## build 48
// alu
module alu(input read,write,dig1,dig2,dig3,dig4,rst,clk,rev,exec,sign, output o1,o2,o3,o4, output [0:6] bcd);
localparam RESET=4'd0;
localparam IDLE=4'd1;
localparam ADDRESS=4'd2;
localparam DISPLAY=4'd3;
localparam WRITE=4'd4;
localparam EXECUTE=4'd5;
localparam DEBOUNCER_CONSTANT=32'b0111_1111_1111_1111_1111_1111_1111_1111;
localparam DEBOUNCER_CLOCK=10;
localparam OPERATOR=4'd1;
localparam OPERAND1=4'd2;
localparam OPERAND2=4'd3;
localparam ADD=4'd0;
localparam SUB=4'd1;
localparam MUL=4'd2;
localparam DIV=4'd3;
reg [3:0] state, location_state;  
reg [3:0] location_state_q;
reg [3:0] di1,di2,di3,di4,di5,add1,add2,add4;  
reg [3:0] di1_q,di2_q,di3_q,di4_q,di5_q,add1_q,add2_q,add4_q;
reg [6:0] b1,b2,b3,b4;  
reg [6:0] b1_q,b2_q,b3_q,b4_q;
reg [63:0] main_count; 
reg [63:0] main_count_q;
reg [31:0] debouncer4,debouncer3,debouncer2,debouncer1;  
reg [31:0] debouncer4_q,debouncer3_q,debouncer2_q,debouncer1_q;
reg [7:0] value, address;  
reg [7:0] value_q, address_q;
reg [31:0] temp_register;  
reg [31:0] temp_register_q;
reg mem_we;  
reg [31:0] mem_wdata;  
reg [31:0] memory[0:31];  
reg [7:0] temp_value,temp_display1,temp_display2;  
reg idle,address_read,mul_en;  
reg address_read_q,mul_en_q;
reg sign_1, sign_2; 
reg sign_1_q, sign_2_q;
wire temp_c_sub,temp_c_add;  
wire [7:0] add_output,sub_output;  
wire [15:0] mul_output, div_output;
function [6:0] bcd_number;  
	input reg [3:0] d;
	case (d)
		4'd0:bcd_number=7'b0000001;
		4'd1:bcd_number=7'b1001111;
		4'd2:bcd_number=7'b0010010;
  ...
Size: roughly 990 flip-flops, roughly 50000 um2 of cells after synthesis.
make LEC_CHECK=0 CAP_MARGIN=20 CORE_MARGIN=2 CORE_UTILIZATION=40 CTS_CLUSTER_DIAMETER=149 GPL_ROUTABILITY_DRIVEN=0 GPL_TIMING_DRIVEN=1 HOLD_SLACK_MARGIN=0.01 SLEW_MARGIN=20 finish   # period 10.0 ns
run.sh (not shown) runs the stock make flow with config.mk's settings and CLKGATE_MAP_FILE=.
Build 48: no failed stages, no open violations at the end
Changes in build 31 relative to build 48:
--- a/flow/config.mk
+++ b/flow/config.mk
@@ -7,9 +7,7 @@
 export LEC_CHECK = 0
+export ABC_AREA = 1
 export CAP_MARGIN = 20
 export CORE_MARGIN = 2
-export CORE_UTILIZATION = 40
-export CTS_CLUSTER_DIAMETER = 149
-export GPL_ROUTABILITY_DRIVEN = 0
-export GPL_TIMING_DRIVEN = 1
-export HOLD_SLACK_MARGIN = 0.01
+export CORE_UTILIZATION = 72
+export CTS_CLUSTER_SIZE = 24
 export SLEW_MARGIN = 20
==> flow/constraint.sdc <==
create_clock -name core_clock -period 5.0 [get_ports {clk}]
set_input_delay 1.0000 -clock core_clock [delete_from_list [all_inputs] [get_ports {clk}]]
set_output_delay 1.0000 -clock core_clock [all_outputs]
set_load 0.01 [all_outputs]
==> results <==
- The higher post-synthesis instance area of build 31 and build 48 is in build 31.
- Between build 31 and build 48, data arrival time of the critical path is higher for build 48, build 31 comes in under that.
- STATUS run=build 31 STAGES=ALL_DONE FINAL_CHECKS=FAILED CAUSE=negative setup slack
- Build 31 vs build 48: reg-to-reg setup timing slack down in build 31
- Fraction of area in registers in build 31 vs build 48: down 0.59 points
diff inputs: build 31 => build 33
--- a/flow/config.mk
+++ b/flow/config.mk
@@ -7,7 +7,5 @@
 export LEC_CHECK = 0
-export ABC_AREA = 1
 export CAP_MARGIN = 20
 export CORE_MARGIN = 2
-export CORE_UTILIZATION = 72
-export CTS_CLUSTER_SIZE = 24
+export CORE_UTILIZATION = 59
 export SLEW_MARGIN = 20
==> flow/constraint.sdc <==
create_clock -name core_clock -period 8.04 [get_ports {clk}]
set_input_delay 1.6080 -clock core_clock [delete_from_list [all_inputs] [get_ports {clk}]]
set_output_delay 1.6080 -clock core_clock [all_outputs]
set_load 0.01 [all_outputs]
==> results <==
Build 33 finished end to end and its layout was clean on timing, DRC and antenna. Changes observed in build 33 relative to build 31: clock-net power went down, hold slack now smaller. Build 33 against build 31: clock period minus final worst setup slack +1.41 ns, share of the clock period used by the worst path after layout -30 points.
> inputs changed (build 33 -> build 44)
--- a/flow/config.mk
+++ b/flow/config.mk
@@ -7,5 +7,9 @@
 export LEC_CHECK = 0
+export ABC_AREA = 0
 export CAP_MARGIN = 20
 export CORE_MARGIN = 2
-export CORE_UTILIZATION = 59
+export CORE_UTILIZATION = 72
+export CTS_CLUSTER_SIZE = 24
+export PLACE_DENSITY_LB_ADDON = 0.0
+export SETUP_SLACK_MARGIN = 1.39
 export SLEW_MARGIN = 20
==> flow/constraint.sdc <==
create_clock -name core_clock -period 5.0 [get_ports {clk}]
set_input_delay 1.0000 -clock core_clock [delete_from_list [all_inputs] [get_ports {clk}]]
set_output_delay 1.0000 -clock core_clock [all_outputs]
set_load 0.01 [all_outputs]
Notes after the runs:
Build 44 did not make it past global routing, where a tool error ended it. Of build 44 and build 33, the run reporting the higher post-place setup slack was build 33. Die area improves in build 44 relative to build 33. Build 44: buffers inserted during post-CTS setup optimization 95 above build 33. [compare] base=build 33 new=build 44: core footprint went down about 18%; vertical die dimension -about 9%; share of synthesized registers carrying an async set or reset shows no meaningful change.
Changes in build 40 relative to build 44:
--- a/flow/config.mk
+++ b/flow/config.mk
@@ -11,5 +11,6 @@
 export CORE_UTILIZATION = 72
-export CTS_CLUSTER_SIZE = 24
-export PLACE_DENSITY_LB_ADDON = 0.0
-export SETUP_SLACK_MARGIN = 1.39
+export CTS_CLUSTER_SIZE = 13
+export MAX_ROUTING_LAYER = met4
+export PLACE_DENSITY_LB_ADDON = 0.03
+export SETUP_SLACK_MARGIN = 1.34
 export SLEW_MARGIN = 20
==> flow/constraint.sdc <==
create_clock -name core_clock -period 4.6 [get_ports {clk}]
set_input_delay 0.9200 -clock core_clock [delete_from_list [all_inputs] [get_ports {clk}]]
set_output_delay 0.9200 -clock core_clock [all_outputs]
set_load 0.01 [all_outputs]
[summary]
global routing: build 40 exited with error. Compared with build 44, in build 40 post-synthesis cell count roughly the same; cell resize tally after clock tree synthesis shows an increase of 55; number of synthesized flops with an enable pin about even; simple-gate portion of the synthesized area did not really move; placed instance count rose by 3.5%. Re number of buffers on the longest clock path: no difference whatsoever between build 40 and build 44. Build 40 vs build 44 — routability congestion estimate dropped slightly.


== run 1 ==
alu again, from the RTL that the note above started with.
export LEC_CHECK = 0
export ABC_AREA = 1
export CAP_MARGIN = 20
export CELL_PAD_IN_SITES_DETAIL_PLACEMENT = 2
export CORE_ASPECT_RATIO = 0.66
export CORE_MARGIN = 3
export CORE_UTILIZATION = 45
export CTS_CLUSTER_SIZE = 64
export MAX_ROUTING_LAYER = met4
export MIN_ROUTING_LAYER = met1
export PLACE_DENSITY_LB_ADDON = 0.16
export SLEW_MARGIN = 20
export TNS_END_PERCENT = 55
create_clock -name core_clock -period 4.49 [get_ports {clk}]
Run 1 failed in global routing with ODB-0269.
--- input diff run 1..run 2 ---
- a change of CORE_MARGIN from 3 to 2
- a deleted MAX_ROUTING_LAYER that had been met4
- a deleted TNS_END_PERCENT that had been 55
- a deleted CELL_PAD_IN_SITES_DETAIL_PLACEMENT that had been 2
- a deleted PLACE_DENSITY_LB_ADDON that had been 0.16
- a deleted CTS_CLUSTER_SIZE that had been 64
- a deleted MIN_ROUTING_LAYER that had been met1
- a change of CORE_UTILIZATION from 45 to 72
- a deleted CORE_ASPECT_RATIO that had been 0.66
- a deleted ABC_AREA that had been 1
- a change of the clock period (ns, I/O delays scaled along) from 4.49 to 4.48
Findings:
- Run 2 ends up with lower placeable core area than run 1 does.
- Run 2 vs run 1 — instance count of the mapped netlist dropped 1505.
- Status: run 2 FAILED at global routing (tool error)
- Diff run 1 -> run 2: chip area estimate from yosys synthesis has decreased, cell area after synthesis has decreased.
### run 2 -> run 3
- SETUP_SLACK_MARGIN now 1.06, previously not set
- CORE_UTILIZATION now 64, was 72
- the clock period (ns, I/O delays scaled along) now 6.88, was 4.48
Results
Cell area reported after detailed placement (run 3 vs. run 2) decreases by a little under 10%. Run 3 ended with more area of the chip than run 2. Placer's final routability congestion estimate was lower in the run labelled run 3. Reported for run 2 and run 3, chip area from the yosys synthesis statistics turned out identical to the last digit. Taking run 3 as 1.0, run 2 lands at 0.944 on die height. Run status, run 2: aborted in global routing, error ODB-0269. Having completed the whole flow, run 3 delivered a layout that passed the timing, DRC and antenna checks. Worst slack after detailed placement | run 3 above run 2. Run 3 vs. run 2: width of the die has increased, number of sinks on the clock net has remained practically unchanged.
## Diff of input files: run 4 against run 3
- PLACE_DENSITY_LB_ADDON newly set to 0.0
- CORE_UTILIZATION changed from 64 to 72
- CTS_CLUSTER_SIZE newly set to 24
- SETUP_SLACK_MARGIN changed from 1.06 to 1.45
- ABC_AREA newly set to 0
- the clock period (ns, I/O delays scaled along) changed from 6.88 to 5.0
==> results <==
Summary of run 3 and run 4: one run falls short of a clean finish, namely run 4. global routing: run 4 exited with error. Delta (run 4 minus run 3): worst slack after detailed placement fell by 1.86 ns, placed cell area rose by 2200 sq um, total placed cells including tap cells rose by 72.
Inputs modified between run 4 and run 5:
- CTS_CLUSTER_SIZE: 24 -> unset
- SETUP_SLACK_MARGIN: 1.45 -> unset
- PLACE_DENSITY_LB_ADDON: 0.0 -> unset
- CORE_UTILIZATION: 72 -> 45
- ABC_AREA: 0 -> unset
- the clock period (ns, I/O delays scaled along): 5.0 -> 8.04
Notes after the runs:
- As far as number of standard cells after synthesis is concerned, run 4 and run 5 perform about the same.
- Comparing number of setup buffers added after CTS for run 4 and run 5, the bigger number came from run 4.
- Comparing run 4 against run 5, there is no change at all in count of library flops with an enable pin.
- ~same number of cells in the yosys synthesis report in run 4 and run 5
- Of run 4 and run 5, only run 4 fails to reach the end of the flow.
- Flow for run 4 halted at global routing, error code ODB-0269.
- Half-perimeter wire length after detailed placement in run 5 is 13000 microns below run 4.
Modified inputs, run 6 compared to run 5
- changing CORE_UTILIZATION from 45 to 35
- changing the clock period (ns, I/O delays scaled along) from 8.04 to 10.5
Findings:
Higher relative area of clock buffers and inverters in the final design goes to run 5 over run 6. Delta (run 6 minus run 5): worst endpoint data arrival time higher, fraction of the cycle the final worst path needs lower, total of hold buffers inserted after clock tree synthesis roughly the same, die size higher. Run 6 finished every stage and its layout cleared the timing, DRC and antenna checks. Looking only at highest net fanout along the worst path, and setting everything else aside, the higher value of run 5 and run 6 goes to run 6. Lower placeable core area was reported by run 5, not run 6. Compared with run 5, in run 6 maximum VDD drop decreased 34%; relative slew slack decreased 3.2 points; non-clock buffer count in the final layout decreased 22%; via count increased 0.60%.
Power and IR drop assume default switching activity.
